## job 101
==> flow/design.v (excerpt) <==
module archon_top (
    input wire clk,
    input wire reset,  
    input wire [15:0] external_entropy_in,  
    input wire [7:0] analog_entropy_raw,    
    input wire [1:0] ml_predicted_action,  
    input wire ml_risk_flag_top,           
    input wire manual_lock_top,            
    input wire analog_lock_override,
    input wire analog_flush_override,
    input wire quantum_override_signal,  
    input wire [1:0] mission_profile,          
    input wire override_authentication_valid,  
    input wire [7:0] entropy_threshold_fsm,    
    output wire [3:0] cpu_debug_pc,
    output wire [15:0] cpu_debug_instr,
    output wire cpu_debug_stall,
    output wire cpu_debug_flush,
    output wire cpu_debug_lock,
    output wire [7:0] cpu_debug_fsm_entropy_log,
    output wire [2:0] cpu_debug_fsm_instr_type_log,
    output wire cpu_debug_hazard_flag,
    output wire [1:0] cpu_debug_fsm_state,
    output wire cpu_debug_shock_detected,
    output wire [1:0] cpu_debug_classified_entropy,
    output wire system_enable_fire_pulse  
);
Settings: LEC_CHECK=0, ABC_AREA=1, CAP_MARGIN=20, CORE_MARGIN=2, CORE_UTILIZATION=72, CTS_CLUSTER_DIAMETER=224, CTS_CLUSTER_SIZE=15, GPL_ROUTABILITY_DRIVEN=0, MAX_ROUTING_LAYER=met4, PLACE_DENSITY_LB_ADDON=0.06, SETUP_SLACK_MARGIN=0.88, SLEW_MARGIN=20; clock period 9.88 ns.
run.sh (not shown) runs the stock make flow with config.mk's settings and CLKGATE_MAP_FILE=.
Job 101 finished every stage; the final checks, however, were not passed, the failures being negative setup slack.
### job 101 -> job 102
- CTS_CLUSTER_SIZE: 15 -> 35
- CTS_CLUSTER_DIAMETER: 224 -> unset
- SETUP_SLACK_MARGIN: 0.88 -> unset
- MAX_ROUTING_LAYER: met4 -> unset
- GPL_ROUTABILITY_DRIVEN: 0 -> unset
- CORE_UTILIZATION: 72 -> 71
- Job 101 finished all stages; layout check result: FAIL, due to negative setup slack.
- The layout from job 102, despite a flow that completed every stage, fails the layout checks, with the failing checks listed as negative setup slack.
- Maximum frequency, job 102 and job 101: smaller value in job 101
- | fraction of met3 tracks used by global routing | higher: job 102 |
- Diff job 101..job 102 | wire length | negligible
- Global-route usage in job 102 vs job 101: down 0.81 points
- The row count in job 102 was higher than what job 101 gave.
- Compared with job 101, global-route wire length before repair in job 102 decreased slightly.
What job 103 does differently from job 102 at the input level:
- PLACE_DENSITY_LB_ADDON removed (was 0.06)
- CTS_CLUSTER_SIZE removed (was 35)
- CORE_UTILIZATION changed from 71 to 72
- the clock period (ns, I/O delays scaled along) changed from 9.88 to 23.9
### Flow results
As far as share of synthesized area occupied by flip-flops and latches goes, job 103 and job 102 are indistinguishable; the numbers are identical.
Job 103 vs job 102, hold slack went down by 0.0073 ns.
Job 103 ran to completion and came out clean on the timing, design-rule and antenna checks.
Finished, but not clean: job 102, with negative setup slack.
Total setup violations reported at the end of the flow in job 103 is 3 lower than in job 102
On number of buffers outside the clock class in the layout: job 103 sits below job 102.
Summary of the comparison: maximum single-stage delay on the critical path is higher in job 103, relative to job 102.
Going from job 102 to job 103, the fraction of area in registers was found to have gone up by 1.2 points.

* * *

## v48
Starting RTL as in the previous note.
clock: 20.0 ns
lec_check: 0
abc_area: 1
cap_margin: 20
cell_pad_in_sites_detail_placement: 0
core_margin: 2
core_utilization: 40
cts_cluster_diameter: 146
gpl_timing_driven: 0
slew_margin: 20
For v57, these inputs were changed with respect to v48:
Settings: clearing CTS_CLUSTER_DIAMETER, which used to be 146; clearing GPL_TIMING_DRIVEN, which used to be 0; clearing CELL_PAD_IN_SITES_DETAIL_PLACEMENT, which used to be 0; swapping 40 for 52 in CORE_UTILIZATION; clearing ABC_AREA, which used to be 1; swapping 20.0 for 10.1 in the clock period (ns, I/O delays scaled along).
## What came out
| v57 | all stages done | FAIL | negative setup slack |
v57 against v48: area figure in the yosys stat output went up by about 6.4%, die area went down by 0.012 mm2, non-clock inverter total of the final layout went down by 233.
Reported for v48 and v57, H-tree level count turned out identical to the last digit.
Going from v48 to v57, count of clock-buffer cells in the layout shrank by more than 10%.
Setup changes, v57 to v13
Settings: swapping 52 for 40 in CORE_UTILIZATION; putting SETUP_SLACK_MARGIN at 3.06 where nothing was set; swapping 10.1 for 13.1 in the clock period (ns, I/O delays scaled along).
[summary]
Looking at the reports, v13 completed the entire flow and the layout it produced met the timing, design-rule and antenna checks. Any difference in sequential share of the synthesized area between v13 and v57 is small enough to ignore. The clock tree cell share of total cell area in v13 sits 0.20 points above the value recorded for v57. Taking v57 as the reference, in v13 critical path depth up 1; fraction of met1 tracks used by global routing went down by 9.3 points; horizontal die size moved up; global-route wire length before repair now sits higher. Taking v57 as the reference, in v13 post-route clock period utilization now sits lower. Higher flop share of the area among v13 and v57: v57. On number of endpoints with negative hold slack in the final report, v13 and v57 are basically level. Across both runs, count of cells along the worst register-to-register path was higher for v13 than for v57.
Edits applied to the flow inputs when going from v13 to v16:
Settings: SETUP_SLACK_MARGIN changed from 3.06 to 1.87; the clock period (ns, I/O delays scaled along) changed from 13.1 to 17.8.
Findings:
- v16 vs. v13: flop share of the area went up 1.1 points, design area went down 0.0011 mm2, yosys-reported design area after synthesis held.
> inputs changed (v16 -> v9)
Settings: CTS_CLUSTER_SIZE newly set to 92; SETUP_SLACK_MARGIN changed from 1.87 to -0.2; the clock period (ns, I/O delays scaled along) changed from 17.8 to 6.73.
### Flow results
v9 ran in full, but the layout does not pass; the checks complain about negative setup slack. v9: number of setup buffers added after CTS 34 above v16. Looking at final net count, v9 sits about 6% above v16. Diff v16 -> v9 | layout filler cell count | down by a few percent. From v16 to v9 the numbers moved as follows: cell count rose 188, peak per-stage delay on the critical path picked up an extra 50 ps, sequential cell count did not really move, share of the clock period used by the worst path has increased. Average wire per standard cell essentially unchanged between v16 and v9. Sort v16 and v9 by area used by multi-input combinational logic, descending, and v9 comes first.
Changes in v22 relative to v9:
Settings: removing SETUP_SLACK_MARGIN (formerly -0.2); changing CTS_CLUSTER_SIZE from 92 to 35; changing CORE_UTILIZATION from 40 to 71; changing the clock period (ns, I/O delays scaled along) from 6.73 to 11.0.
[summary]
- v22 finished all stages; layout check result: FAIL, due to negative setup slack.
- For v22, the launch point of the critical path was ml_predicted_action[1], unlike v9, where it was ml_predicted_action[0].
- [compare] base=v9 new=v22: fraction of synthesized cell area in xor and xnor cells about even; largest net degree at the start of global routing climbed 31%; average wire per cell in the routed design now larger.
- The global-route met1 utilization in v22 was higher than what v9 gave.
